### design.v
module cordic_stage 	(input [15:0] x,
			input [15:0] y,
			input [15:0]z,
			input mode,
			input reset,
			input clock,
			input [2:0] stage,
			output reg [15:0] x_out,
			output reg [15:0] y_out,
			output reg [15:0] z_out,
			output reg mode_out,
			output [2:0] stage_out);
		reg [15:0] atan;
		always @*
		begin
			case (stage) 
				3'b000 : atan = 16'b0_0000000_11001001;
				3'b001 : atan = 16'b0_0000000_01110110;
				3'b010 : atan = 16'b0_0000000_00111110;
				3'b011 : atan = 16'b0_0000000_00011111;
				3'b100 : atan = 16'b0_0000000_00001111;
				3'b101 : atan = 16'b0_0000000_00000111;
				3'b110 : atan = 16'b0_0000000_00000011;
				3'b111 : atan = 16'b0_0000000_00000001;
			endcase
		end
		assign stage_out = stage + 1;
		always @(posedge clock or negedge reset)
		begin
			if (~reset)
			begin
				x_out <= 0;
				y_out <= 0;
				z_out <= 0;
				mode_out <= 0;
			end
			else
			begin
				mode_out <= mode;
				if (mode == 0)
				begin
					if (z[15] == 0)
					begin
						case (x[15]^y[15])
							1'b0 : x_out <= (x[14:0] > (y[14:0] >> stage) ) ? 
									{x[15], x[14:0] - (y[14:0] >> stage)} :
									{~x[15],(y[14:0] >> stage) - x[14:0]}; 
							1'b1 : x_out <= {x[15], x[14:0] + (y[14:0] >> stage)};
						endcase
						case (x[15]^y[15])
							1'b1 : y_out <= (y[14:0] > (x[14:0] >> stage) ) ? 
									{y[15], y[14:0] - (x[14:0] >> stage)} :
									{~y[15],(x[14:0] >> stage) - y[14:0]}; 
							1'b0 : y_out <= {y[15], y[14:0] + (x[14:0] >> stage)};
						endcase
						z_out <= (z[14:0] > atan[14:0]) ? z - atan : {~z[15],atan[14:0] - z[14:0]};
					end
					else
					begin
						case (x[15]^y[15])
							1'b1 : x_out <= (x[14:0] > (y[14:0] >> stage) ) ? 
									{x[15], x[14:0] - (y[14:0] >> stage)} :
									{~x[15],(y[14:0] >> stage) - x[14:0]};
							1'b0 : x_out <= {x[15], x[14:0] + (y[14:0] >> stage)};
						endcase
						case (x[15]^y[15])
							1'b0 : y_out <= (y[14:0] > (x[14:0] >> stage) ) ? 
									{y[15], y[14:0] - (x[14:0] >> stage)} :
									{~y[15],(x[14:0] >> stage) - y[14:0]};
							1'b1 : y_out <= {y[15], y[14:0] + (x[14:0] >> stage)};
						endcase
						z_out <= (z[14:0] > atan[14:0]) ? z - atan : {~z[15],atan[14:0] - z[14:0]};
					end
				end
				else
				begin
					if (y[15] == 1)
					begin
						case (x[15]^y[15])
							1'b0 : x_out <= (x[14:0] > (y[14:0] >> stage) ) ? 
									{x[15], x[14:0] - (y[14:0] >> stage)} :
									{~x[15],(y[14:0] >> stage) - x[14:0]};
							1'b1 : x_out <= {x[15], x[14:0] + (y[14:0] >> stage)};
						endcase
						case (x[15]^y[15])
							1'b1 : y_out <= (y[14:0] > (x[14:0] >> stage) ) ? 
									{y[15], y[14:0] - (x[14:0] >> stage)} :
									{~y[15],(x[14:0] >> stage) - y[14:0]}; 
							1'b0 : y_out <= {y[15], y[14:0] + (x[14:0] >> stage)};
						endcase
						case (z[15])
							1'b0 : z_out <= (z[14:0] > atan[14:0]) ? 
									{z[15], z[14:0] - atan[14:0]} :
									{~z[15],atan[14:0] - z[14:0]};
							1'b1 : z_out <= {z[15], z[14:0] + atan[14:0]};
						endcase
					end
					else
					begin
						case (x[15]^y[15])
							1'b1 : x_out <= (x[14:0] > (y[14:0] >> stage) ) ? 
									{x[15], x[14:0] - (y[14:0] >> stage)} :
									{~x[15],(y[14:0] >> stage) - x[14:0]};
							1'b0 : x_out <= {x[15], x[14:0] + (y[14:0] >> stage)};
						endcase
						case (x[15]^y[15])
							1'b0 : y_out <= (y[14:0] > (x[14:0] >> stage) ) ? 
									{y[15], y[14:0] - (x[14:0] >> stage)} :
									{~y[15],(x[14:0] >> stage) - y[14:0]};
							1'b1 : y_out <= {y[15], y[14:0] + (x[14:0] >> stage)};
						endcase
						case (z[15])
							1'b1 : z_out <= (z[14:0] > atan[14:0]) ? 
									{z[15], z[14:0] - atan[14:0]} :
									{~z[15],atan[14:0] - z[14:0]}; 
							1'b0 : z_out <= {z[15], z[14:0] + atan[14:0]};
						endcase
					end
				end
			end
		end
endmodule
module cordic 	(input op_mode,
		input [15:0] x_coordinate,
		input [15:0] y_coordinate,
		input [15:0] rotate_amount,
		input clock,
		input reset,
		output reg [15:0] x_or_phase_out,
		output reg [15:0] y_or_size_out
		);
		reg [15:0] x_in;
		reg [15:0] y_in;
		reg [15:0] z_in;
		reg mode_in;
		wire [15:0] connections_x [7:0];
		wire [15:0] connections_y [7:0];
		wire [15:0] connections_z [7:0];
		wire connections_mode [7:0];
		wire [2:0] connections_stage [7:0];
		wire [15:0] outx;
		wire [15:0] outy;
		wire [15:0] outz;
		wire [32:0] holderx;
		wire [14:0] divx;
		wire [14:0] divy;
		wire [32:0] holdery;
		assign outx = connections_x[7];
		assign outy = connections_y[7];
		assign outz = connections_z[7];
		assign holderx = outx[14:0];
		assign divx = (holderx << 8) / 15'b00000001_10100101;
		assign holdery = outy[14:0];
		assign divy = (holdery << 8) / 15'b00000001_10100101;
		always @(posedge clock or negedge reset)
		begin
			if (~reset)
			begin
				x_in <= 0;
				y_in <= 0;
				z_in <= 0;
				x_or_phase_out <= 0;
				y_or_size_out <= 0;
			end
			else
			begin
				mode_in <= op_mode;
				if (connections_mode[7] == 0)
				begin
					x_or_phase_out <= {outx[15], divx};
					y_or_size_out <= {outy[15], divy};
				end
				else
				begin
					y_or_size_out <= {outx[15], divx};
					x_or_phase_out <= outz;
				end
				if(op_mode == 0)
				begin
					if (rotate_amount[14:0] <= (15'b0000011_00100100 >> 1))
					begin
						z_in <= rotate_amount;
						x_in <= x_coordinate;
						y_in <= y_coordinate;
					end
					else
					begin
						if (rotate_amount[15] == 1)
						begin
							x_in <= y_coordinate;
							y_in <= {~x_coordinate[15],x_coordinate[14:0]};
							z_in <= {rotate_amount[15],rotate_amount[14:0] - (15'b0000011_00100100 >> 1)};
						end
						else
						begin
							y_in <= x_coordinate;
							x_in <= {~y_coordinate[15],y_coordinate[14:0]};
							z_in <= rotate_amount - (16'b0_0000011_00100100>>1);
						end
					end
				end
				else
				begin
					if (x_coordinate[15] == 0)
					begin
						z_in <= 0;
						x_in <= x_coordinate;
						y_in <= y_coordinate;
					end
					else
					begin
						if (y_coordinate[15] == 0)
						begin
							x_in <= y_coordinate;
							y_in <= {~x_coordinate[15],x_coordinate[14:0]};
							z_in <= (16'b0_0000011_00100100 >> 1);
						end
						else
						begin
							y_in <= x_coordinate;
							x_in <= {~y_coordinate[15],y_coordinate[14:0]};
							z_in <= 16'b1_0000001_10010010;  
						end
					end
				end
			end
		end
		wire [2:0] gnd;
		assign gnd = 0;
		cordic_stage s0 (x_in, y_in, z_in, mode_in, reset, clock, gnd,
				 connections_x[0], connections_y[0], connections_z[0], connections_mode[0], connections_stage[0]);
		genvar i;
		generate
			for (i = 1; i < 8; i = i + 1) begin : stages
				cordic_stage  s0 (connections_x[i - 1],
							connections_y[i - 1],
							connections_z[i - 1],
							connections_mode[i - 1],
							reset,
							clock,
							connections_stage[i - 1],
							connections_x[i], 
							connections_y[i],
							connections_z[i],
							connections_mode[i],
							connections_stage[i]);
			end
		endgenerate
endmodule
### config.mk
export PLATFORM = sky130hd
export DESIGN_NAME = cordic
export DESIGN_NICKNAME = cordic
export VERILOG_FILES = /design/flow/design.v
export SDC_FILE = /design/flow/constraint.sdc
export NUM_CORES = 4
export LEC_CHECK = 0
export ABC_AREA = 1
export CAP_MARGIN = 20
export CORE_MARGIN = 2
export CORE_UTILIZATION = 40
export SETUP_SLACK_MARGIN = 2.53
export SLEW_MARGIN = 20
### run.sh
#!/bin/bash
# the make line also repeats each setting of config.mk as NAME=value (left out here)
make -C /OpenROAD-flow-scripts/flow DESIGN_CONFIG=/design/flow/config.mk WORK_HOME=/design/flow/orfs CLKGATE_MAP_FILE= finish
### constraint.sdc
create_clock -name core_clock -period 13.8 [get_ports {clock}]
set_input_delay 2.7600 -clock core_clock [delete_from_list [all_inputs] [get_ports {clock}]]
set_output_delay 2.7600 -clock core_clock [all_outputs]
set_load 0.01 [all_outputs]
==> impl_metrics.csv, run 1 <==
group,metric,value,unit
final_layout,fin_area,69300,um^2
die,fp_util,40.4,%
timing,maxSlewViolCount,0,
die,die.size.y,385,um
timing,clock.fmax,0.0855,GHz
synth,area_leaders,"sky130_fd_sc_hd__dfrtp_1 (20%), sky130_fd_sc_hd__ha_1 (12%), sky130_fd_sc_hd__nand2_1 (12%)",
clock_tree,cts.path.max_buffers,3,
global_route,gr-usage-all-layers,23.5,%
place,hpwlAfterDp,140000,um
place,port_buffers,82,
route,ant_nets,0,
global_route,first_pass_grt_wire_length,290000,um
route,drt-initial-drc-count,4558,
critical_path,worstPathArrival,12.25,ns
synth,synth_cell_type_count,90,
synth,ys.flops,472,
final_layout,total_number_of_nets_in_the_final_design,9758,
route,drt_pre_antenna_iters,9,
clock_tree,cts_max_level,2,
critical_path,worst-setup-path-type,"flop to flop",
worst_hold_path,min_path_type,"flop to flop",
timing,timing.final.crit_period,11.70,ns
place,dpl-instance-area,60600,um^2
synth,number_of_enable_type_register_cells_in_the_synthesized_netlist,1,
die,placement_rows,139,
synth,top_cell,"sky130_fd_sc_hd__nand2_1",
route,drt-total-wl,185000,um
critical_path,worstSetupStartpointType,"flop",
worst_hold_path,startpoint_of_the_tightest_hold_check_path,"s0.z_out[0]",
critical_path,worstSetupStartpoint,"stages[7].s0.x_out[6]",
clock_tree,tritoncts,"yes",
synth,async_reset_ff_share,99.8,%
route,via_count,59100,
synth,syn-cell-area,58200,um^2
route,routedWlPerCell,16.8,um
worst_hold_path,whs_path_depth,0,
synth,fp_nets,9353,
clock_tree,hold_buffers,0,
synth,aoi_share,17.5,%
critical_path,crit_family,"simple AND/OR/NAND/NOR gates",
synth,synthTopCellsByCount,"sky130_fd_sc_hd__nand2_1 (1827), sky130_fd_sc_hd__inv_1 (1223), sky130_fd_sc_hd__nor2_1 (753), sky130_fd_sc_hd__o21ai_0 (625), sky130_fd_sc_hd__a21oi_1 (581)",
synth,netlist_instances,8698,
status,result_of_the_run,"no timing/DRC/antenna violations",
global_route,antenna_found_initial,4,
synth,chip_area_line_of_the_yosys_report,58200,um^2
synth,post_synth_mux_area_share,0.740,%
clock_tree,clock_insertion_delay_worst_skew,0.68,ns
die,io-pin-count,83,
job,max_cap_viol_count,0,
critical_path,worstRegToRegCells,97,
final_layout,area.combinational,43500,um^2
critical_path,crit_path_buffers_inverters,12,
synth,logic_family,"simple AND/OR/NAND/NOR gates",
synth,synth_largest_type_area_fraction,20.3,%
timing,timing.final.setup_violations,0,
critical_path,crit_path_end,"y_or_size_out[0]",
final_layout,area_growth_syn_to_layout,19.2,%
critical_path,cp-end-kind,"flop",
timing,timing_hold_violations_final,0,
clock_tree,clk_pin_slew_worst_paths,0.06,ns
timing,fin_skew,0.0249,ns
clock_tree,tritoncts_num_sinks,472,
die,dieWidth,385,um
synth,synth.cellmix.simpleShare,31.2,%
synth,post_synth_xor_area_fraction,6.31,%
global_route,globalRoute.totalOverflow,0,
clock_tree,cts_root_buf,"sky130_fd_sc_hd__clkbuf_16",
timing,tns,0,ns
critical_path,cp_common_cell,"sky130_fd_sc_hd__nand2_4",
critical_path,reg2reg_from,"stages[7].s0.x_out[6]",
global_route,first_global_vias,56100,
route,n_antenna_cell,0,
critical_path,cp_slowest_stage_delay,0.41,ns
route,viasPerCell,5.34,
critical_path,count_of_cell_instances_traversed_by_the_critical_path,97,
die,die-area,149000,um^2
critical_path,worst-endpoint-required,14.35,ns
critical_path,timing.rr.end,"y_or_size_out[0]",
synth,yosys-stat-cells,8698,
critical_path,critical_path.max_fanout,8,
timing,timing_worst_slew_pin_value,1.04,ns
worst_hold_path,hold-path-endpoint,"stages[1].s0.z_out[0]",
job,warnings,390,
critical_path,crit_path_top_delay_cell,"sky130_fd_sc_hd__dfrtp_1",
place,place_congestion,0.936,
synth,synth.yosys.seq_area_share,20.3,%
clock_tree,number_of_buffers_added_by_the_clock_tree_synthesis_step,60,
synth,yosys_warnings,2,
critical_path,timing.reg2reg.setup_slack,2.10,ns
synth,synth.avg_cell_area,6.69,um^2
synth,most_used_flip_flop_cell,"sky130_fd_sc_hd__dfrtp_1",
timing,setup_repair_after_global_routing_missed_its_margin,"yes",
global_route,grt_start_max_net_pins,132,
die,core_ar,144000,um^2
final_layout,fillCellCount,14200,
route,route.detailed.drc,0,
final_layout,flop_area,11800,um^2
timing,period_used_share,84.7,%
timing,max-slew-margin-rel,29.8,%
synth,fa_ha_area_share,13.6,%
synth,cell_type_with_the_highest_aggregate_area_in_the_netlist,"sky130_fd_sc_hd__dfrtp_1",
==> timing repair <==
| action | in CTS | in global routing |
|---|---|---|
| resized | 253 | 527 |
| pin swaps | 139 | 369 |
| setup endpoints to repair | 6 | 6 |
| setup buffers | 197 | 237 |
| gates cloned | 20 | 2 |
==> through the flow <==
stage	cells	utilization (%)	hold WS, ns	worst slack [ns]
5_1_grt	11100	48.2	0.462	1.34
2_1_floorplan	8698	-	0.352	2.54
6_report	11100	48.2	0.455	2.10
3_3_place_gp	10500	42.0	0.413	0.957
3_5_place_dp	10500	42.0	0.431	0.842
4_1_cts	10800	45.5	0.449	2.53
==> area by class of cell <==
cell class | count | share of cell area, %
clock buffer | 78 | 2.42
timing repair buffer | 534 | 6.56
inverter | 1319 | 7.33
tap | 1903 | 3.43
sequential | 472 | 17.0
multi-input combinational | 6716 | 62.7
clock inverter | 33 | 0.494
==> metal layers <==
metal	global-route usage, %	wire length, um	vias to the layer above	part of all wire [%]
li1	-	-	29300	-
met1	31.5	82400	27600	44
met2	40.2	87500	1796	47
met3	2.21	9520	367	5.1
met4	6.75	5770	0	3.1
met5	0	0	-	0
==> run 2: changes to the inputs <==
- CORE_ASPECT_RATIO: unset -> 1.39
- CORE_UTILIZATION: 40 -> 72
- CTS_CLUSTER_DIAMETER: unset -> 333
- CTS_CLUSTER_SIZE: unset -> 95
- HOLD_SLACK_MARGIN: unset -> 0.29
- PLACE_DENSITY: unset -> 0.39
- SETUP_SLACK_MARGIN: 2.53 -> 1.85
- clock period: 13.8 -> 7.62 ns (I/O delays scaled with it)
==> run 2 against run 1 <==
  * The flow now stops in global routing (5_1_grt)
  * Die area decreased by 44%
  * Area after synthesis unchanged
  * Synthesized cell count unchanged
==> impl_metrics.csv, run 2 <==
group,metric,value,unit
synth,ys.flops,472,
place,hpwlAfterDp,146000,um
die,io-pin-count,83,
clock_tree,hold_buffers,0,
die,die-area,83100,um^2
clock_tree,cts.path.max_buffers,3,
die,core_ar,79800,um^2
synth,synth.cellmix.simpleShare,31.2,%
place,port_buffers,82,
synth,most_used_flip_flop_cell,"sky130_fd_sc_hd__dfrtp_1",
synth,synth_cell_type_count,90,
clock_tree,cts_max_level,1,
global_route,globalRoute.totalOverflow,1484,
synth,async_reset_ff_share,99.8,%
synth,synth_largest_type_area_fraction,20.3,%
die,dieWidth,245,um
clock_tree,cts_root_buf,"sky130_fd_sc_hd__clkbuf_16",
place,place_congestion,1.11,
global_route,gr-usage-all-layers,84.7,%
die,placement_rows,122,
synth,area_leaders,"sky130_fd_sc_hd__dfrtp_1 (20%), sky130_fd_sc_hd__ha_1 (12%), sky130_fd_sc_hd__nand2_1 (12%)",
die,die.size.y,339,um
synth,chip_area_line_of_the_yosys_report,58200,um^2
synth,yosys_warnings,2,
synth,fa_ha_area_share,13.6,%
status,result_of_the_run,"did not finish",
synth,cell_type_with_the_highest_aggregate_area_in_the_netlist,"sky130_fd_sc_hd__dfrtp_1",
die,fp_util,72.9,%
synth,top_cell,"sky130_fd_sc_hd__nand2_1",
synth,aoi_share,17.5,%
status,error_line,"[ERROR GRT-0232] Routing congestion too high. Check the congestion heatmap in the GUI.",
clock_tree,tritoncts_num_sinks,472,
status,lastStage,"global routing (5_1_grt)",
synth,netlist_instances,8698,
synth,yosys-stat-cells,8698,
place,number_of_placed_instances_taps_included,10400,
synth,number_of_enable_type_register_cells_in_the_synthesized_netlist,1,
synth,post_synth_xor_area_fraction,6.31,%
synth,synth.yosys.seq_area_share,20.3,%
synth,syn-cell-area,58200,um^2
synth,synth.avg_cell_area,6.69,um^2
synth,synthTopCellsByCount,"sky130_fd_sc_hd__nand2_1 (1827), sky130_fd_sc_hd__inv_1 (1223), sky130_fd_sc_hd__nor2_1 (753), sky130_fd_sc_hd__o21ai_0 (625), sky130_fd_sc_hd__a21oi_1 (581)",
place,dpl-instance-area,66000,um^2
synth,logic_family,"simple AND/OR/NAND/NOR gates",
synth,fp_nets,9353,
synth,post_synth_mux_area_share,0.740,%
clock_tree,number_of_buffers_added_by_the_clock_tree_synthesis_step,8,
==> run 2: timing repair <==
action / 4_1_cts
pin swaps: 101
resized: 249
endpoints found under the setup margin: 16
gates cloned: 18
buffers inserted: 80
==> run 2: stage by stage <==
step	setup TNS (ns)	setup slack, ns
CTS	-22.05	-3.21
floorplan	-19.03	-3.08
detailed placement	-26.17	-3.59
global placement	-20.84	-3.21
==> run 2: metal layers <==
metal	GRT usage [%]	GRT overflow
met1	83.9	221
met2	97.5	760
met3	73.9	157
met4	81.8	329
met5	59.7	17
==> run 3: changes to the inputs <==
- CORE_ASPECT_RATIO: 1.39 -> unset
- CORE_UTILIZATION: 72 -> 11
- CTS_CLUSTER_DIAMETER: 333 -> unset
- CTS_CLUSTER_SIZE: 95 -> unset
- HOLD_SLACK_MARGIN: 0.29 -> unset
- PLACE_DENSITY: 0.39 -> unset
- SETUP_SLACK_MARGIN: 1.85 -> unset
- clock period: 7.62 -> 21.6 ns (I/O delays scaled with it)
==> run 3 against run 2 <==
  * The run now finishes clean
  * Area after synthesis unchanged
  * Synthesized cell count stayed put
  * Die area rose to 6.4 times the previous value
==> impl_metrics.csv, run 3 <==
group,metric,value,unit
critical_path,worst-endpoint-required,22.12,ns
clock_tree,cts.path.max_buffers,3,
synth,area_leaders,"sky130_fd_sc_hd__dfrtp_1 (20%), sky130_fd_sc_hd__ha_1 (12%), sky130_fd_sc_hd__nand2_1 (12%)",
worst_hold_path,min_path_type,"flop to flop",
global_route,antenna_found_initial,0,
synth,synth.yosys.seq_area_share,20.3,%
critical_path,worstRegToRegCells,100,
synth,yosys-stat-cells,8698,
synth,syn-cell-area,58200,um^2
worst_hold_path,whs_path_depth,0,
critical_path,worst-setup-path-type,"flop to flop",
timing,timing_hold_violations_final,0,
synth,yosys_warnings,2,
route,viasPerCell,3.57,
clock_tree,tritoncts_num_sinks,472,
critical_path,worstPathArrival,13.72,ns
critical_path,cp-end-kind,"flop",
final_layout,total_number_of_nets_in_the_final_design,9284,
job,warnings,385,
synth,async_reset_ff_share,99.8,%
timing,period_used_share,61.1,%
synth,number_of_enable_type_register_cells_in_the_synthesized_netlist,1,
synth,logic_family,"simple AND/OR/NAND/NOR gates",
synth,netlist_instances,8698,
synth,aoi_share,17.5,%
global_route,first_global_vias,52700,
synth,synth.cellmix.simpleShare,31.2,%
critical_path,reg2reg_from,"stages[7].s0.x_out[7]",
die,fp_util,11.0,%
synth,most_used_flip_flop_cell,"sky130_fd_sc_hd__dfrtp_1",
clock_tree,post_cts_buffers,0,
critical_path,crit_path_top_delay_cell,"sky130_fd_sc_hd__dfrtp_1",
synth,fp_nets,9353,
timing,max-slew-margin-rel,27.8,%
job,max_cap_viol_count,0,
timing,timing.final.crit_period,13.20,ns
critical_path,timing.reg2reg.setup_slack,8.40,ns
synth,ys.flops,472,
route,ant_nets,0,
final_layout,fillCellCount,61000,
synth,top_cell,"sky130_fd_sc_hd__nand2_1",
timing,clock.fmax,0.0758,GHz
critical_path,critical_path.max_fanout,19,
die,dieWidth,731,um
clock_tree,cts_root_buf,"sky130_fd_sc_hd__clkbuf_16",
global_route,globalRoute.totalOverflow,0,
clock_tree,cts_resized,0,
synth,synth_largest_type_area_fraction,20.3,%
critical_path,crit_family,"simple AND/OR/NAND/NOR gates",
global_route,gr-usage-all-layers,6.07,%
status,result_of_the_run,"no timing/DRC/antenna violations",
final_layout,fin_area,68300,um^2
timing,maxSlewViolCount,0,
critical_path,crit_path_end,"x_or_phase_out[0]",
synth,synth_cell_type_count,90,
timing,tns,0,ns
route,routedWlPerCell,10.8,um
critical_path,cp_common_cell,"sky130_fd_sc_hd__nand2_1",
global_route,first_pass_grt_wire_length,274000,um
worst_hold_path,hold-path-endpoint,"s0.mode_out",
die,die-area,535000,um^2
route,drt-initial-drc-count,4746,
critical_path,worstSetupStartpointType,"flop",
synth,fa_ha_area_share,13.6,%
clock_tree,hold_buffers,0,
critical_path,crit_path_buffers_inverters,9,
critical_path,count_of_cell_instances_traversed_by_the_critical_path,100,
synth,synthTopCellsByCount,"sky130_fd_sc_hd__nand2_1 (1827), sky130_fd_sc_hd__inv_1 (1223), sky130_fd_sc_hd__nor2_1 (753), sky130_fd_sc_hd__o21ai_0 (625), sky130_fd_sc_hd__a21oi_1 (581)",
timing,timing_worst_slew_pin_value,1.08,ns
clock_tree,cts_max_level,2,
clock_tree,clk_pin_slew_worst_paths,0.07,ns
clock_tree,number_of_buffers_added_by_the_clock_tree_synthesis_step,45,
route,drt-total-wl,169000,um
timing,fin_skew,0.0307,ns
final_layout,area_growth_syn_to_layout,17.4,%
synth,synth.avg_cell_area,6.69,um^2
route,route.detailed.drc,0,
die,core_ar,528000,um^2
clock_tree,clock_insertion_delay_worst_skew,0.65,ns
route,drt_pre_antenna_iters,7,
route,via_count,55900,
synth,post_synth_mux_area_share,0.740,%
route,n_antenna_cell,0,
die,io-pin-count,83,
die,die.size.y,731,um
critical_path,cp_slowest_stage_delay,0.43,ns
synth,cell_type_with_the_highest_aggregate_area_in_the_netlist,"sky130_fd_sc_hd__dfrtp_1",
synth,post_synth_xor_area_fraction,6.31,%
place,place_congestion,0.903,
timing,timing.final.setup_violations,0,
clock_tree,tritoncts,"yes",
critical_path,worstSetupStartpoint,"stages[7].s0.x_out[7]",
worst_hold_path,startpoint_of_the_tightest_hold_check_path,"mode_in",
synth,chip_area_line_of_the_yosys_report,58200,um^2
place,dpl-instance-area,66800,um^2
timing,setup_repair_after_global_routing_missed_its_margin,"no",
timing,fin_hold_ws,0.434,ns
place,port_buffers,82,
die,placement_rows,267,
critical_path,timing.rr.end,"x_or_phase_out[0]",
place,hpwlAfterDp,136000,um
global_route,grt_start_max_net_pins,151,
## run 3: layout make-up
type | instances | area, um^2 | area share (%)
Inverter | 1319 | 4980 | 7.29
Clock inverter | 22 | 249 | 0.364
Timing Repair Buffer | 97 | 955 | 1.40
Multi-Input combinational cell | 6694 | 40300 | 59.0
Sequential cell | 472 | 11800 | 17.3
Tap cell | 6994 | 8750 | 12.8
Clock buffer | 60 | 1250 | 1.83
## run 3: routing by layer
layer | global-route usage (%) | share of wire, % | up-vias
met2 | 9.62 | 43 | 1786
met1 | 8.74 | 48 | 25600
met3 | 0.681 | 5.8 | 275
li1 | - | - | 28200
met5 | 0 | 0 | -
met4 | 1.35 | 2.5 | 0
## run 3: per-stage QoR
step | util [%] | cells | setup slack, ns
after floorplan | - | 8698 | 10.21
final | 12.9 | 15700 | 8.40
after CTS | 12.9 | 15700 | 8.50
after global placement | 12.7 | 15600 | 8.64
after detailed placement | 12.7 | 15600 | 8.55
after global routing | 12.9 | 15700 | 6.89
==> run 4: changes to the inputs <==
- CAP_MARGIN: 20 -> 15
- CORE_ASPECT_RATIO: unset -> 1.1
- CORE_UTILIZATION: 11 -> 71
- CTS_CLUSTER_DIAMETER: unset -> 196
- GPL_ROUTABILITY_DRIVEN: unset -> 1
- MAX_ROUTING_LAYER: unset -> met4
- MIN_ROUTING_LAYER: unset -> met1
- PLACE_DENSITY_LB_ADDON: unset -> 0.07
- SETUP_SLACK_MARGIN: unset -> 2.08
- SLEW_MARGIN: 20 -> 10
- clock period: 21.6 -> 12.2 ns (I/O delays scaled with it)
==> run 4 against run 3 <==
  * The flow now stops in global routing (5_1_grt)
  * Die area shrank 84%
  * Area after synthesis is the same
  * Synthesized cell count is the same
==> impl_metrics.csv, run 4 <==
group,metric,value,unit
clock_tree,cts_root_buf,"sky130_fd_sc_hd__clkbuf_16",
synth,synthTopCellsByCount,"sky130_fd_sc_hd__nand2_1 (1827), sky130_fd_sc_hd__inv_1 (1223), sky130_fd_sc_hd__nor2_1 (753), sky130_fd_sc_hd__o21ai_0 (625), sky130_fd_sc_hd__a21oi_1 (581)",
status,lastStage,"global routing (5_1_grt)",
status,result_of_the_run,"did not finish",
place,port_buffers,82,
die,core_ar,81500,um^2
synth,chip_area_line_of_the_yosys_report,58200,um^2
synth,top_cell,"sky130_fd_sc_hd__nand2_1",
synth,synth.yosys.seq_area_share,20.3,%
global_route,globalRoute.totalOverflow,819,
synth,fa_ha_area_share,13.6,%
synth,synth.avg_cell_area,6.69,um^2
clock_tree,hold_buffers,0,
die,io-pin-count,83,
synth,logic_family,"simple AND/OR/NAND/NOR gates",
synth,async_reset_ff_share,99.8,%
global_route,gr-usage-all-layers,72.9,%
synth,post_synth_mux_area_share,0.740,%
die,die.size.y,304,um
synth,aoi_share,17.5,%
die,fp_util,71.4,%
synth,cell_type_with_the_highest_aggregate_area_in_the_netlist,"sky130_fd_sc_hd__dfrtp_1",
clock_tree,cts.path.max_buffers,3,
place,place_congestion,1.05,
synth,fp_nets,9353,
synth,netlist_instances,8698,
clock_tree,tritoncts_num_sinks,472,
synth,synth_cell_type_count,90,
synth,syn-cell-area,58200,um^2
synth,number_of_enable_type_register_cells_in_the_synthesized_netlist,1,
die,die-area,84300,um^2
synth,yosys-stat-cells,8698,
place,number_of_placed_instances_taps_included,9650,
clock_tree,number_of_buffers_added_by_the_clock_tree_synthesis_step,53,
die,dieWidth,277,um
synth,area_leaders,"sky130_fd_sc_hd__dfrtp_1 (20%), sky130_fd_sc_hd__ha_1 (12%), sky130_fd_sc_hd__nand2_1 (12%)",
place,hpwlAfterDp,136000,um
synth,synth.cellmix.simpleShare,31.2,%
synth,post_synth_xor_area_fraction,6.31,%
synth,synth_largest_type_area_fraction,20.3,%
die,placement_rows,110,
clock_tree,cts_max_level,2,
synth,most_used_flip_flop_cell,"sky130_fd_sc_hd__dfrtp_1",
synth,ys.flops,472,
synth,yosys_warnings,2,
status,error_line,"[ERROR GRT-0232] Routing congestion too high. Check the congestion heatmap in the GUI.",
[run 4: through the flow]
step / util (%) / area (um^2) / setup slack (ns) / setup TNS, ns
after floorplan: - / 59100 / 1.50 / 0
after global placement: 74.0 / 60300 / -0.0104 / -0.0104
after detailed placement: 74.0 / 60300 / -0.301 / -0.595
after CTS: 81.0 / 66000 / 1.11 / 0
[run 4: what timing repair did]
item / 4_1_cts
buffers inserted: 259
pin swaps: 237
hold endpoints to repair: 0
setup endpoints to repair: 8
gates resized: 322
cloned: 28
[run 4: per-layer routing]
metal / track usage, % / GRT overflow
met5: - / -
met2: 90.0 / 389
met4: 56.3 / 159
met1: 76.9 / 150
met3: 54.4 / 121
==> run 5: changes to the inputs <==
- HOLD_SLACK_MARGIN: unset -> -0.08
- PLACE_DENSITY_LB_ADDON: 0.07 -> unset
- SETUP_SLACK_MARGIN: 2.08 -> 2.89
- TNS_END_PERCENT: unset -> 5
- clock period: 12.2 -> 9.67 ns (I/O delays scaled with it)
==> run 5 against run 4 <==
  * The layout now fails its checks (negative setup slack)
  * Die area did not move
  * Synthesized cell count did not move
  * Area after synthesis unchanged
==> impl_metrics.csv, run 5 <==
group,metric,value,unit
die,die.size.y,304,um
synth,aoi_share,17.5,%
place,place_congestion,1.07,
timing,timing_hold_violations_final,0,
synth,post_synth_mux_area_share,0.740,%
route,ant_nets,0,
status,violations,"negative setup slack",
route,via_count,65800,
timing,timing.final.crit_period,11.88,ns
route,routedWlPerCell,18.9,um
worst_hold_path,min_path_type,"flop to flop",
worst_hold_path,startpoint_of_the_tightest_hold_check_path,"s0.z_out[0]",
global_route,first_pass_grt_wire_length,310000,um
synth,syn-cell-area,58200,um^2
timing,setup_slack,-2.21,ns
synth,cell_type_with_the_highest_aggregate_area_in_the_netlist,"sky130_fd_sc_hd__dfrtp_1",
critical_path,worst-endpoint-required,10.21,ns
clock_tree,hold_buffers,0,
job,max_cap_viol_count,0,
synth,synth_largest_type_area_fraction,20.3,%
die,placement_rows,110,
timing,clock.fmax,0.0842,GHz
synth,logic_family,"simple AND/OR/NAND/NOR gates",
place,hpwlAfterDp,146000,um
worst_hold_path,whs_path_depth,0,
critical_path,timing.reg2reg.setup_slack,-2.21,ns
clock_tree,cts_root_buf,"sky130_fd_sc_hd__clkbuf_16",
clock_tree,tritoncts_num_sinks,472,
synth,fp_nets,9353,
route,viasPerCell,6.24,
synth,yosys_warnings,2,
die,fp_util,71.4,%
synth,area_leaders,"sky130_fd_sc_hd__dfrtp_1 (20%), sky130_fd_sc_hd__ha_1 (12%), sky130_fd_sc_hd__nand2_1 (12%)",
critical_path,worstSetupStartpointType,"flop",
critical_path,crit_family,"simple AND/OR/NAND/NOR gates",
final_layout,area_growth_syn_to_layout,19.3,%
clock_tree,cts.path.max_buffers,3,
critical_path,worst-setup-path-type,"flop to flop",
synth,fa_ha_area_share,13.6,%
clock_tree,number_of_buffers_added_by_the_clock_tree_synthesis_step,53,
timing,timing_worst_slew_pin_value,1.20,ns
synth,netlist_instances,8698,
synth,top_cell,"sky130_fd_sc_hd__nand2_1",
synth,synth.yosys.seq_area_share,20.3,%
timing,period_used_share,123,%
critical_path,timing.rr.end,"x_or_phase_out[0]",
global_route,grt_start_max_net_pins,145,
critical_path,worstRegToRegCells,102,
synth,post_synth_xor_area_fraction,6.31,%
die,dieWidth,277,um
timing,fin_hold_ws,0.455,ns
critical_path,reg2reg_from,"stages[7].s0.x_out[7]",
global_route,gr-usage-all-layers,45.5,%
synth,synthTopCellsByCount,"sky130_fd_sc_hd__nand2_1 (1827), sky130_fd_sc_hd__inv_1 (1223), sky130_fd_sc_hd__nor2_1 (753), sky130_fd_sc_hd__o21ai_0 (625), sky130_fd_sc_hd__a21oi_1 (581)",
die,core_ar,81500,um^2
global_route,first_global_vias,63100,
timing,max-slew-margin-rel,20.1,%
route,drt-total-wl,199000,um
critical_path,cp_slowest_stage_delay,0.41,ns
synth,synth_cell_type_count,90,
clock_tree,cts_max_level,2,
status,result_of_the_run,"finished with violations",
job,warnings,392,
route,route.detailed.drc,0,
critical_path,cp_common_cell,"sky130_fd_sc_hd__nand2_1",
timing,timing.final.setup_violations,8,
critical_path,worstSetupStartpoint,"stages[7].s0.x_out[7]",
timing,maxSlewViolCount,0,
place,port_buffers,82,
synth,ys.flops,472,
timing,setup_repair_after_global_routing_missed_its_margin,"yes",
synth,most_used_flip_flop_cell,"sky130_fd_sc_hd__dfrtp_1",
global_route,globalRoute.totalOverflow,0,
timing,fin_skew,0.0281,ns
critical_path,count_of_cell_instances_traversed_by_the_critical_path,102,
synth,synth.avg_cell_area,6.69,um^2
route,drt_pre_antenna_iters,10,
critical_path,crit_path_buffers_inverters,20,
die,io-pin-count,83,
critical_path,worstPathArrival,12.42,ns
critical_path,crit_path_top_delay_cell,"sky130_fd_sc_hd__dfrtp_1",
synth,synth.cellmix.simpleShare,31.2,%
worst_hold_path,hold-path-endpoint,"stages[1].s0.z_out[0]",
critical_path,cp-end-kind,"flop",
critical_path,critical_path.max_fanout,8,
place,place_ws,-1.98,ns
clock_tree,clock_insertion_delay_worst_skew,0.68,ns
clock_tree,clk_pin_slew_worst_paths,0.07,ns
global_route,antenna_found_initial,6,
synth,chip_area_line_of_the_yosys_report,58200,um^2
synth,async_reset_ff_share,99.8,%
synth,yosys-stat-cells,8698,
final_layout,total_number_of_nets_in_the_final_design,10100,
clock_tree,tritoncts,"yes",
die,die-area,84300,um^2
route,drt-initial-drc-count,8062,
synth,number_of_enable_type_register_cells_in_the_synthesized_netlist,1,
critical_path,crit_path_end,"x_or_phase_out[0]",
==> run 5: layout make-up <==
class                      instances  area [um^2]
clock inverter                    39          652
multi-input combinational       6704        42200
clock buffer                      61         1410
tap                             1064         1330
antenna                            6         15.0
inverter                        1319         5000
timing repair buffer             871         6950
fill                            4894        12100
sequential                       472        11800
==> run 5: through the flow <==
step / utilization [%] / setup TNS, ns / instance area, um^2 / instances
global placement: 80.7 / -7.09 / 65800 / 10400
detailed placement: 80.7 / -8.48 / 65800 / 10400
global route: 85.2 / -15.42 / 69400 / 10500
CTS: 84.0 / -5.96 / 68400 / 10500
floorplan: - / -3.28 / 59100 / 8698
finish: 85.2 / -11.18 / 69400 / 10500
==> run 5: layer usage <==
| metal | wire length, um | GRT usage, % | vias up |
|---|---|---|---|
| li1 | - | - | 29900 |
| met1 | 73300 | 52.4 | 30200 |
| met2 | 92200 | 74.5 | 4390 |
| met3 | 19300 | 7.85 | 1276 |
| met4 | 14500 | 26.6 | 0 |
| met5 | 0 | - | - |
==> run 5: repair_timing <==
action                                  in CTS  in global routing
gates resized                               76                171
pin swaps                                   58                103
gates cloned                                 6                  4
buffers inserted                            28                 29
endpoints found under the setup margin      15                 16
==> run 6: changes to the inputs <==
- ABC_AREA: 1 -> 0
- CAP_MARGIN: 15 -> 20
- CORE_ASPECT_RATIO: 1.1 -> unset
- CORE_MARGIN: 2 -> 6
- CORE_UTILIZATION: 71 -> 22
- CTS_CLUSTER_DIAMETER: 196 -> unset
- CTS_CLUSTER_SIZE: unset -> 34
- HOLD_SLACK_MARGIN: -0.08 -> unset
- MIN_ROUTING_LAYER: met1 -> unset
- PLACE_DENSITY: unset -> 0.47
- SETUP_SLACK_MARGIN: 2.89 -> unset
- SLEW_MARGIN: 10 -> 20
- TNS_END_PERCENT: 5 -> unset
- clock period: 9.67 -> 16.0 ns (I/O delays scaled with it)
==> run 6 against run 5 <==
  * The run now finishes clean
  * Critical path type unchanged
  * Cell count rose by 2.2%
  * First-iteration DRC count decreased by 55%
  * Clock skew is 0.010 ns higher
  * Count of clock-buffer cells in the layout increased by 14
==> impl_metrics.csv, run 6 <==
group,metric,value,unit
status,result_of_the_run,"no timing/DRC/antenna violations",
synth,top_cell,"sky130_fd_sc_hd__nor2_1",
final_layout,finalCoreUtilization,26.0,%
critical_path,timing.reg2reg.setup_slack,0.58,ns
final_layout,flop_area,11800,um^2
timing,timing.final.setup_violations,0,
critical_path,cp-end-kind,"flop",
synth,netlist_instances,7192,
synth,yosys-stat-cells,7192,
global_route,first_pass_grt_wire_length,286000,um
critical_path,cp_slowest_stage_delay,0.52,ns
synth,fa_ha_area_share,14.1,%
final_layout,area.combinational,42700,um^2
clock_tree,tritoncts,"yes",
place,hpwlAfterDp,144000,um
synth,synthTopCellsByCount,"sky130_fd_sc_hd__nor2_1 (887), sky130_fd_sc_hd__ha_1 (559), sky130_fd_sc_hd__a21oi_1 (528), sky130_fd_sc_hd__nand2_1 (511), sky130_fd_sc_hd__dfrtp_1 (471)",
worst_hold_path,hold-path-endpoint,"stages[2].s0.z_out[0]",
critical_path,worstSetupStartpointType,"flop",
critical_path,worstPathArrival,15.98,ns
worst_hold_path,min_path_type,"flop to flop",
die,placement_rows,185,
clock_tree,number_of_buffers_added_by_the_clock_tree_synthesis_step,60,
timing,timing_worst_slew_pin_value,1.09,ns
critical_path,cp_common_cell,"sky130_fd_sc_hd__buf_4",
timing,clock.fmax,0.0649,GHz
route,via_count,53000,
synth,aoi_share,26.3,%
critical_path,worst-setup-path-type,"flop to flop",
critical_path,crit_family,"AND-OR/OR-AND gates",
synth,fp_nets,7847,
synth,chip_area_line_of_the_yosys_report,56400,um^2
synth,synth.avg_cell_area,7.85,um^2
timing,max-slew-margin-rel,26.6,%
synth,synth.cellmix.simpleShare,19.3,%
place,place_congestion,0.886,
timing,fin_hold_ws,0.473,ns
critical_path,worst-endpoint-required,16.56,ns
global_route,grt_start_max_net_pins,94,
die,die-area,269000,um^2
clock_tree,hold_buffers,0,
route,routedWlPerCell,16.7,um
final_layout,total_number_of_nets_in_the_final_design,8002,
synth,post_synth_mux_area_share,6.04,%
critical_path,worstSetupStartpoint,"stages[7].s0.x_out[12]",
critical_path,critical_path.max_fanout,13,
synth,synth_largest_type_area_fraction,20.9,%
route,viasPerCell,4.93,
place,port_buffers,82,
route,drt_pre_antenna_iters,6,
synth,synth_cell_type_count,153,
route,drt-initial-drc-count,3592,
die,fp_util,22.2,%
synth,syn-cell-area,56400,um^2
critical_path,crit_path_top_delay_cell,"sky130_fd_sc_hd__or4_1",
timing,fin_skew,0.0381,ns
timing,maxSlewViolCount,0,
synth,most_used_flip_flop_cell,"sky130_fd_sc_hd__dfrtp_1",
synth,async_reset_ff_share,99.8,%
job,max_cap_viol_count,0,
synth,number_of_enable_type_register_cells_in_the_synthesized_netlist,1,
synth,cell_type_with_the_highest_aggregate_area_in_the_netlist,"sky130_fd_sc_hd__dfrtp_1",
synth,logic_family,"AND-OR/OR-AND gates",
synth,synth.yosys.seq_area_share,20.9,%
synth,area_leaders,"sky130_fd_sc_hd__dfrtp_1 (21%), sky130_fd_sc_hd__ha_1 (12%), sky130_fd_sc_hd__nor2_1 (5.9%)",
timing,timing.final.crit_period,15.42,ns
worst_hold_path,whs_path_depth,0,
critical_path,crit_path_end,"x_or_phase_out[0]",
die,die.size.y,519,um
clock_tree,tritoncts_num_sinks,472,
global_route,first_global_vias,52300,
route,route.detailed.drc,0,
timing,period_used_share,96.4,%
synth,ys.flops,472,
die,io-pin-count,83,
critical_path,crit_path_buffers_inverters,7,
clock_tree,clk_pin_slew_worst_paths,0.08,ns
critical_path,reg2reg_from,"stages[7].s0.x_out[12]",
synth,yosys_warnings,2,
clock_tree,clock_insertion_delay_worst_skew,0.71,ns
critical_path,worstRegToRegCells,61,
global_route,globalRoute.totalOverflow,0,
critical_path,count_of_cell_instances_traversed_by_the_critical_path,61,
clock_tree,cts_root_buf,"sky130_fd_sc_hd__clkbuf_16",
synth,post_synth_xor_area_fraction,7.75,%
route,drt-total-wl,180000,um
worst_hold_path,startpoint_of_the_tightest_hold_check_path,"stages[1].s0.z_out[0]",
critical_path,timing.rr.end,"x_or_phase_out[0]",
final_layout,fillCellCount,27700,
die,dieWidth,519,um
timing,timing_hold_violations_final,0,
route,ant_nets,0,
clock_tree,cts.path.max_buffers,3,
die,core_ar,255000,um^2
final_layout,area_growth_syn_to_layout,17.1,%
clock_tree,cts_max_level,2,
job,warnings,383,
global_route,gr-usage-all-layers,13.0,%
global_route,antenna_found_initial,1,
## run 6: through the flow
step	instances	setup TNS (ns)	worst slack, ns	area (um^2)
final	10800	0	0.580	66100
after global routing	10800	-0.0857	-0.0618	66100
after CTS	10700	0	0.0119	64800
after detailed placement	10600	-0.0304	-0.0183	62500
after global placement	10600	0	0.0607	62500
after floorplan	7192	0	0.00593	56800
## run 6: layout make-up
cell class | count | area share, %
Clock inverter | 37 | 0.857
Inverter | 457 | 2.61
Tap cell | 3366 | 6.37
Antenna cell | 1 | 0.00378
Sequential cell | 472 | 17.9
Timing Repair Buffer | 429 | 5.23
Multi-Input combinational cell | 5927 | 64.5
Clock buffer | 75 | 2.51
## run 6: repair_timing
action,4_1_cts,5_1_grt
buffers inserted,2,71
setup endpoints to repair,2,4
resized,11,147
pin swaps,3,51
cloned,0,3
## run 6: metal layers
layer | wire (um) | global-route usage [%]
met5 | 0 | -
met4 | 4090 | 2.99
met3 | 5870 | 1.14
met2 | 88400 | 22.6
met1 | 81500 | 16.4
==> run 7: changes to the inputs <==
- ABC_AREA: 0 -> 1
- CAP_MARGIN: 20 -> 0
- CORE_ASPECT_RATIO: unset -> 1.81
- CORE_MARGIN: 6 -> 2
- CORE_UTILIZATION: 22 -> 58
- CTS_CLUSTER_DIAMETER: unset -> 196
- CTS_CLUSTER_SIZE: 34 -> unset
- HOLD_SLACK_MARGIN: unset -> 0.08
- MAX_ROUTING_LAYER: met4 -> unset
- MIN_ROUTING_LAYER: unset -> met1
- PLACE_DENSITY: 0.47 -> unset
- SETUP_SLACK_MARGIN: unset -> -0.17
- SLEW_MARGIN: 20 -> 10
- clock period: 16.0 -> 7.15 ns (I/O delays scaled with it)
==> run 7 against run 6 <==
  * Now fails the layout checks on negative setup slack
  * Non-clock buffer count rose by 540
  * Largest cell class unchanged
  * Register-to-register slack got worse by 4.7 ns
  * Wire length is 20% higher
  * Worst hold slack worse by 0.054 ns
  * Clock skew rose by 0.035 ns
  * Maximum frequency is 37% higher
  * Global-route usage up 28 points
==> impl_metrics.csv, run 7 <==
group,metric,value,unit
status,result_of_the_run,"finished with violations",
status,violations,"negative setup slack",
critical_path,worstSetupStartpointType,"flop",
global_route,gr-usage-all-layers,41.0,%
clock_tree,cts_root_buf,"sky130_fd_sc_hd__clkbuf_16",
synth,fa_ha_area_share,13.6,%
synth,synth_largest_type_area_fraction,20.3,%
synth,synth_cell_type_count,90,
synth,fp_nets,9353,
critical_path,crit_path_buffers_inverters,16,
clock_tree,cts.path.max_buffers,3,
synth,netlist_instances,8698,
critical_path,crit_family,"simple AND/OR/NAND/NOR gates",
route,drt-initial-drc-count,3934,
clock_tree,cts_max_level,2,
job,max_cap_viol_count,0,
critical_path,critical_path.max_fanout,8,
clock_tree,clock_insertion_delay_worst_skew,0.71,ns
timing,timing.final.crit_period,11.23,ns
clock_tree,tritoncts_num_sinks,472,
synth,number_of_enable_type_register_cells_in_the_synthesized_netlist,1,
final_layout,total_number_of_nets_in_the_final_design,10200,
worst_hold_path,startpoint_of_the_tightest_hold_check_path,"s0.z_out[0]",
critical_path,worstRegToRegCells,103,
synth,aoi_share,17.5,%
place,port_buffers,82,
route,ant_nets,0,
final_layout,area_growth_syn_to_layout,22.1,%
synth,async_reset_ff_share,99.8,%
critical_path,worstPathArrival,11.82,ns
clock_tree,number_of_buffers_added_by_the_clock_tree_synthesis_step,50,
job,warnings,394,
clock_tree,hold_buffers,0,
timing,maxSlewViolCount,0,
timing,period_used_share,157,%
die,placement_rows,156,
critical_path,timing.reg2reg.setup_slack,-4.08,ns
critical_path,timing.rr.end,"x_or_phase_out[0]",
die,core_ar,99700,um^2
timing,setup_repair_after_global_routing_missed_its_margin,"yes",
synth,synth.yosys.seq_area_share,20.3,%
critical_path,worstSetupStartpoint,"stages[7].s0.x_out[6]",
synth,synthTopCellsByCount,"sky130_fd_sc_hd__nand2_1 (1827), sky130_fd_sc_hd__inv_1 (1223), sky130_fd_sc_hd__nor2_1 (753), sky130_fd_sc_hd__o21ai_0 (625), sky130_fd_sc_hd__a21oi_1 (581)",
timing,timing_hold_violations_final,0,
synth,synth.cellmix.simpleShare,31.2,%
global_route,globalRoute.totalOverflow,0,
global_route,grt_start_max_net_pins,140,
clock_tree,clk_pin_slew_worst_paths,0.07,ns
route,viasPerCell,5.84,
die,die.size.y,430,um
die,die-area,103000,um^2
die,fp_util,58.3,%
route,drt-total-wl,217000,um
worst_hold_path,min_path_type,"flop to flop",
critical_path,worst-setup-path-type,"flop to flop",
synth,chip_area_line_of_the_yosys_report,58200,um^2
synth,synth.avg_cell_area,6.69,um^2
place,place_ws,-4.21,ns
synth,syn-cell-area,58200,um^2
global_route,first_pass_grt_wire_length,332000,um
timing,fin_hold_ws,0.418,ns
critical_path,worst-endpoint-required,7.74,ns
synth,most_used_flip_flop_cell,"sky130_fd_sc_hd__dfrtp_1",
synth,cell_type_with_the_highest_aggregate_area_in_the_netlist,"sky130_fd_sc_hd__dfrtp_1",
place,dpl-instance-area,66400,um^2
synth,top_cell,"sky130_fd_sc_hd__nand2_1",
timing,setup_slack,-4.08,ns
global_route,first_global_vias,64600,
die,dieWidth,239,um
synth,ys.flops,472,
timing,max-slew-margin-rel,10.6,%
synth,area_leaders,"sky130_fd_sc_hd__dfrtp_1 (20%), sky130_fd_sc_hd__ha_1 (12%), sky130_fd_sc_hd__nand2_1 (12%)",
critical_path,reg2reg_from,"stages[7].s0.x_out[6]",
critical_path,cp_common_cell,"sky130_fd_sc_hd__nand2_4",
global_route,antenna_found_initial,13,
synth,logic_family,"simple AND/OR/NAND/NOR gates",
final_layout,fin_area,71000,um^2
critical_path,crit_path_top_delay_cell,"sky130_fd_sc_hd__dfrtp_1",
place,hpwlAfterDp,168000,um
synth,yosys-stat-cells,8698,
critical_path,count_of_cell_instances_traversed_by_the_critical_path,103,
place,place_congestion,1.09,
critical_path,cp_slowest_stage_delay,0.40,ns
timing,timing_worst_slew_pin_value,1.33,ns
die,io-pin-count,83,
clock_tree,tritoncts,"yes",
route,route.detailed.drc,0,
timing,fin_skew,0.0733,ns
route,routedWlPerCell,19.9,um
synth,post_synth_mux_area_share,0.740,%
critical_path,crit_path_end,"x_or_phase_out[0]",
worst_hold_path,hold-path-endpoint,"stages[1].s0.z_out[0]",
route,drt_pre_antenna_iters,8,
worst_hold_path,whs_path_depth,0,
timing,clock.fmax,0.0890,GHz
route,via_count,63700,
critical_path,cp-end-kind,"flop",
synth,yosys_warnings,2,
timing,timing.final.setup_violations,14,
synth,post_synth_xor_area_fraction,6.31,%
## run 7: final cells by class
class	count	area, um^2
clock buffers	57	1320
clock inverters	37	460
fillers	8313	28700
repair buffers	969	7830
flip-flops and latches	472	11800
well taps	1343	1680
multi-input cells	6709	42900
inverters	1319	5020
diodes	4	10.0
## run 7: routing by layer
layer,share of wire [%],GRT usage (%)
met1,31,34.9
met2,51,74.7
met3,5.9,8.94
met4,13,43.5
met5,0.063,0
## run 7: through the flow
stage	utilization, %	setup TNS (ns)	instances
3_5_place_dp	66.6	-32.96	10700
6_report	71.2	-32.31	10900
3_3_place_gp	66.6	-29.92	10700
2_1_floorplan	-	-24.13	8698
4_1_cts	69.7	-27.28	10900
5_1_grt	71.2	-42.15	10900
## run 7: repair_timing
item | CTS | global route
endpoints found under the setup margin | 13 | 14
pin swaps | 96 | 212
setup buffers | 63 | 54
cloned | 14 | 1
gates resized | 189 | 262
==> run 8: changes to the inputs <==
- CAP_MARGIN: 0 -> 20
- CORE_ASPECT_RATIO: 1.81 -> unset
- CORE_MARGIN: 2 -> 6
- CORE_UTILIZATION: 58 -> 22
- CTS_CLUSTER_DIAMETER: 196 -> unset
- CTS_CLUSTER_SIZE: unset -> 34
- GPL_TIMING_DRIVEN: unset -> 0
- HOLD_SLACK_MARGIN: 0.08 -> unset
- MAX_ROUTING_LAYER: unset -> met4
- MIN_ROUTING_LAYER: met1 -> unset
- PLACE_DENSITY_LB_ADDON: unset -> 0.02
- SETUP_SLACK_MARGIN: -0.17 -> 1.41
- SLEW_MARGIN: 10 -> 20
- clock period: 7.15 -> 16.0 ns (I/O delays scaled with it)
==> run 8 against run 7 <==
  * Global-route usage decreased by 24 points
  * Critical endpoint is now y_or_size_out[0]
  * First-iteration DRC count fell by 16%
  * Synthesized cell count stayed put
  * Utilization fell by 46 points
  * Worst hold slack gained 0.029 ns
  * Non-clock buffer count down 628
  * Final area shrank 6.1%
  * Sequential share of layout area increased by 1.1 points
  * Now clean on timing, DRC and antenna
==> impl_metrics.csv, run 8 <==
group,metric,value,unit
critical_path,crit_path_top_delay_cell,"sky130_fd_sc_hd__dfrtp_1",
worst_hold_path,whs_path_depth,0,
critical_path,timing.reg2reg.setup_slack,2.55,ns
clock_tree,cts.path.max_buffers,3,
die,core_ar,263000,um^2
timing,setup_repair_after_global_routing_missed_its_margin,"no",
synth,number_of_enable_type_register_cells_in_the_synthesized_netlist,1,
critical_path,critical_path.max_fanout,10,
place,port_buffers,82,
synth,top_cell,"sky130_fd_sc_hd__nand2_1",
timing,timing.final.crit_period,13.45,ns
synth,cell_type_with_the_highest_aggregate_area_in_the_netlist,"sky130_fd_sc_hd__dfrtp_1",
critical_path,worst-endpoint-required,16.56,ns
clock_tree,number_of_buffers_added_by_the_clock_tree_synthesis_step,72,
synth,netlist_instances,8698,
synth,post_synth_mux_area_share,0.740,%
route,routedWlPerCell,18.8,um
clock_tree,hold_buffers,0,
critical_path,cp_slowest_stage_delay,0.42,ns
worst_hold_path,startpoint_of_the_tightest_hold_check_path,"mode_in",
synth,fa_ha_area_share,13.6,%
final_layout,area_growth_syn_to_layout,14.6,%
critical_path,worstRegToRegCells,108,
synth,ys.flops,472,
route,drt-total-wl,235000,um
job,max_cap_viol_count,0,
critical_path,timing.rr.end,"y_or_size_out[0]",
global_route,globalRoute.totalOverflow,0,
place,place_congestion,0.850,
route,route.detailed.drc,0,
critical_path,cp-end-kind,"flop",
synth,synthTopCellsByCount,"sky130_fd_sc_hd__nand2_1 (1827), sky130_fd_sc_hd__inv_1 (1223), sky130_fd_sc_hd__nor2_1 (753), sky130_fd_sc_hd__o21ai_0 (625), sky130_fd_sc_hd__a21oi_1 (581)",
route,drt_pre_antenna_iters,6,
critical_path,crit_family,"simple AND/OR/NAND/NOR gates",
synth,syn-cell-area,58200,um^2
critical_path,count_of_cell_instances_traversed_by_the_critical_path,108,
final_layout,total_number_of_nets_in_the_final_design,9556,
synth,chip_area_line_of_the_yosys_report,58200,um^2
timing,timing.final.setup_violations,0,
route,viasPerCell,4.56,
synth,synth.cellmix.simpleShare,31.2,%
place,hpwlAfterDp,197000,um
clock_tree,cts_root_buf,"sky130_fd_sc_hd__clkbuf_16",
clock_tree,cts_max_level,3,
synth,synth.yosys.seq_area_share,20.3,%
status,result_of_the_run,"no timing/DRC/antenna violations",
synth,yosys_warnings,2,
synth,post_synth_xor_area_fraction,6.31,%
timing,timing_worst_slew_pin_value,1.06,ns
job,warnings,384,
worst_hold_path,hold-path-endpoint,"s0.mode_out",
timing,timing_hold_violations_final,0,
timing,fin_skew,0.0413,ns
critical_path,worstSetupStartpointType,"flop",
synth,synth_cell_type_count,90,
timing,setup_slack,2.55,ns
critical_path,crit_path_end,"y_or_size_out[0]",
worst_hold_path,min_path_type,"flop to flop",
timing,clock.fmax,0.0743,GHz
route,drt-initial-drc-count,3302,
critical_path,cp_common_cell,"sky130_fd_sc_hd__nand2_1",
critical_path,crit_path_buffers_inverters,23,
die,die.size.y,526,um
die,io-pin-count,83,
die,die-area,277000,um^2
clock_tree,tritoncts,"yes",
timing,max-slew-margin-rel,29.1,%
clock_tree,clk_pin_slew_worst_paths,0.06,ns
critical_path,worstPathArrival,14.01,ns
die,placement_rows,188,
synth,aoi_share,17.5,%
synth,synth_largest_type_area_fraction,20.3,%
synth,fp_nets,9353,
synth,most_used_flip_flop_cell,"sky130_fd_sc_hd__dfrtp_1",
global_route,first_pass_grt_wire_length,356000,um
synth,yosys-stat-cells,8698,
die,dieWidth,526,um
synth,logic_family,"simple AND/OR/NAND/NOR gates",
global_route,first_global_vias,56600,
clock_tree,tritoncts_num_sinks,472,
die,fp_util,22.1,%
global_route,antenna_found_initial,9,
synth,async_reset_ff_share,99.8,%
timing,maxSlewViolCount,0,
synth,synth.avg_cell_area,6.69,um^2
place,place_ws,1.50,ns
route,ant_nets,0,
global_route,grt_start_max_net_pins,89,
synth,area_leaders,"sky130_fd_sc_hd__dfrtp_1 (20%), sky130_fd_sc_hd__ha_1 (12%), sky130_fd_sc_hd__nand2_1 (12%)",
route,via_count,56900,
global_route,gr-usage-all-layers,16.8,%
critical_path,reg2reg_from,"stages[7].s0.x_out[12]",
critical_path,worst-setup-path-type,"flop to flop",
critical_path,worstSetupStartpoint,"stages[7].s0.x_out[12]",
timing,period_used_share,84.1,%
clock_tree,clock_insertion_delay_worst_skew,0.71,ns
[run 8: layout make-up]
class	count	area (um^2)
multi-input cells	6695	40600
inverters	1319	4990
well taps	3515	4400
plain buffers	213	1080
diodes	8	20.0
clock inverters	35	450
flip-flops and latches	472	11800
fillers	29600	196000
repair buffers	128	1320
clock buffers	97	2050
[run 8: repair_timing]
| action | 4_1_cts | 5_1_grt |
|---|---|---|
| endpoints found under the setup margin | 0 | 4 |
| buffers inserted | 0 | 40 |
| gates resized | 0 | 71 |
[run 8: layer usage]
layer / vias up / wire, um / global-route usage (%)
met4: 0 / 5250 / 3.73
met2: 855 / 111000 / 27.7
met3: 213 / 6750 / 1.64
met5: - / 0 / -
met1: 27000 / 113000 / 22.3
li1: 28800 / - / -
[run 8: per-stage QoR]
stage | area (um^2) | hold slack (ns) | std cells | TNS [ns] | utilization [%]
after CTS | 66100 | 0.463 | 12400 | 0 | 25.1
after floorplan | 58200 | 0.352 | 8698 | 0 | -
after detailed placement | 63600 | 0.447 | 12300 | 0 | 24.2
after global placement | 63400 | 0.439 | 12300 | -5424.92 | 24.1
after global routing | 66700 | 0.469 | 12500 | 0 | 25.4
final | 66700 | 0.447 | 12500 | 0 | 25.4
==> run 9: changes to the inputs <==
- CORE_MARGIN: 6 -> 2
- CORE_UTILIZATION: 22 -> 65
- CTS_CLUSTER_DIAMETER: unset -> 223
- CTS_CLUSTER_SIZE: 34 -> unset
- GPL_ROUTABILITY_DRIVEN: 1 -> unset
- GPL_TIMING_DRIVEN: 0 -> unset
- MAX_ROUTING_LAYER: met4 -> unset
- PLACE_DENSITY_LB_ADDON: 0.02 -> unset
- SETUP_SLACK_MARGIN: 1.41 -> unset
- clock period: 16.0 -> 13.2 ns (I/O delays scaled with it)
==> run 9 against run 8 <==
  * Global-route usage is 19 points higher
  * Count of clock-buffer cells in the layout fell by 35
  * Non-clock buffer count shrank 148
  * Cell count down 20%
  * Critical path depth fell by 4
  * Via count increased by 3.4%
  * Worst hold slack hardly changed
  * Critical path type unchanged
==> impl_metrics.csv, run 9 <==
group,metric,value,unit
die,die-area,91900,um^2
clock_tree,number_of_buffers_added_by_the_clock_tree_synthesis_step,56,
global_route,globalRoute.totalOverflow,0,
synth,post_synth_mux_area_share,0.740,%
synth,synth_largest_type_area_fraction,20.3,%
timing,timing_hold_violations_final,0,
synth,chip_area_line_of_the_yosys_report,58200,um^2
synth,synth.cellmix.simpleShare,31.2,%
timing,clock.fmax,0.0812,GHz
synth,syn-cell-area,58200,um^2
synth,post_synth_xor_area_fraction,6.31,%
synth,number_of_enable_type_register_cells_in_the_synthesized_netlist,1,
synth,synth.avg_cell_area,6.69,um^2
die,io-pin-count,83,
route,drt-total-wl,172000,um
critical_path,worst-setup-path-type,"flop to flop",
clock_tree,cts.path.max_buffers,3,
clock_tree,cts_max_level,2,
synth,fp_nets,9353,
global_route,first_global_vias,54100,
job,max_cap_viol_count,0,
synth,logic_family,"simple AND/OR/NAND/NOR gates",
critical_path,cp-end-kind,"flop",
synth,aoi_share,17.5,%
final_layout,total_number_of_nets_in_the_final_design,9401,
clock_tree,cts_root_buf,"sky130_fd_sc_hd__clkbuf_16",
critical_path,worst-endpoint-required,13.74,ns
worst_hold_path,startpoint_of_the_tightest_hold_check_path,"mode_in",
die,placement_rows,109,
route,via_count,58900,
worst_hold_path,whs_path_depth,0,
synth,synth.yosys.seq_area_share,20.3,%
critical_path,worstPathArrival,12.86,ns
timing,timing_worst_slew_pin_value,0.994,ns
timing,timing.final.setup_violations,0,
synth,synth_cell_type_count,90,
critical_path,worstSetupStartpoint,"stages[7].s0.x_out[6]",
route,ant_nets,0,
final_layout,area_growth_syn_to_layout,8.09,%
global_route,antenna_found_initial,4,
global_route,gr-usage-all-layers,35.7,%
worst_hold_path,hold-path-endpoint,"s0.mode_out",
clock_tree,clk_pin_slew_worst_paths,0.06,ns
synth,cell_type_with_the_highest_aggregate_area_in_the_netlist,"sky130_fd_sc_hd__dfrtp_1",
place,place_congestion,1.02,
critical_path,timing.rr.end,"y_or_size_out[0]",
place,place_ws,0.108,ns
timing,fin_skew,0.0287,ns
synth,netlist_instances,8698,
timing,maxSlewViolCount,0,
clock_tree,clock_insertion_delay_worst_skew,0.68,ns
critical_path,crit_path_buffers_inverters,17,
critical_path,critical_path.max_fanout,15,
place,dpl-instance-area,59600,um^2
clock_tree,tritoncts,"yes",
die,die.size.y,303,um
critical_path,count_of_cell_instances_traversed_by_the_critical_path,104,
place,port_buffers,82,
die,dieWidth,303,um
synth,async_reset_ff_share,99.8,%
job,warnings,388,
timing,timing.final.crit_period,12.32,ns
critical_path,cp_common_cell,"sky130_fd_sc_hd__nand2_1",
critical_path,crit_path_top_delay_cell,"sky130_fd_sc_hd__dfrtp_1",
synth,top_cell,"sky130_fd_sc_hd__nand2_1",
route,viasPerCell,5.91,
place,hpwlAfterDp,133000,um
die,fp_util,65.7,%
route,route.detailed.drc,0,
synth,most_used_flip_flop_cell,"sky130_fd_sc_hd__dfrtp_1",
route,drt_pre_antenna_iters,9,
synth,synthTopCellsByCount,"sky130_fd_sc_hd__nand2_1 (1827), sky130_fd_sc_hd__inv_1 (1223), sky130_fd_sc_hd__nor2_1 (753), sky130_fd_sc_hd__o21ai_0 (625), sky130_fd_sc_hd__a21oi_1 (581)",
route,routedWlPerCell,17.2,um
worst_hold_path,min_path_type,"flop to flop",
global_route,first_pass_grt_wire_length,271000,um
critical_path,worstRegToRegCells,104,
final_layout,fin_area,62900,um^2
synth,area_leaders,"sky130_fd_sc_hd__dfrtp_1 (20%), sky130_fd_sc_hd__ha_1 (12%), sky130_fd_sc_hd__nand2_1 (12%)",
clock_tree,tritoncts_num_sinks,472,
synth,yosys-stat-cells,8698,
timing,period_used_share,93.3,%
status,result_of_the_run,"no timing/DRC/antenna violations",
final_layout,fillCellCount,7417,
global_route,grt_start_max_net_pins,145,
synth,yosys_warnings,2,
critical_path,timing.reg2reg.setup_slack,0.88,ns
critical_path,crit_family,"simple AND/OR/NAND/NOR gates",
timing,max-slew-margin-rel,33.3,%
critical_path,worstSetupStartpointType,"flop",
synth,ys.flops,472,
die,core_ar,88500,um^2
timing,setup_slack,0.884,ns
route,drt-initial-drc-count,6201,
critical_path,cp_slowest_stage_delay,0.42,ns
synth,fa_ha_area_share,13.6,%
critical_path,crit_path_end,"y_or_size_out[0]",
critical_path,reg2reg_from,"stages[7].s0.x_out[6]",
-- run 9: metal layers --
layer  vias up  track usage [%]  share of wire [%]
met1     27300             49.3                 43
met3       389             6.45                9.1
met5         -                0             0.0076
li1      28500                -                  -
met4         2             11.0                2.9
met2      2660             57.0                 45
-- run 9: cell type report --
type	count	area [um^2]	area share (%)
diodes	1	2.50	0.00398
clock buffers	62	1490	2.36
clock inverters	44	584	0.929
inverters	1319	4990	7.93
multi-input cells	6704	40800	64.9
flip-flops and latches	472	11800	18.8
well taps	1165	1460	2.32
repair buffers	193	1730	2.76
-- run 9: what timing repair did --
item | in CTS | in global routing
hold buffers | 0 | 0
endpoints found under the setup margin | 0 | 6
buffers inserted | 0 | 92
gates resized | 0 | 85
-- run 9: stage by stage --
| step | hold WS (ns) | instances | setup TNS (ns) | util, % |
|---|---|---|---|---|
| floorplan | 0.352 | 8698 | 0 | - |
| global placement | 0.437 | 9750 | 0 | 67.3 |
| detailed placement | 0.418 | 9750 | 0 | 67.3 |
| CTS | 0.444 | 9856 | 0 | 69.6 |
| global route | 0.455 | 9959 | -0.400 | 71.1 |
| finish | 0.447 | 9960 | 0 | 71.1 |
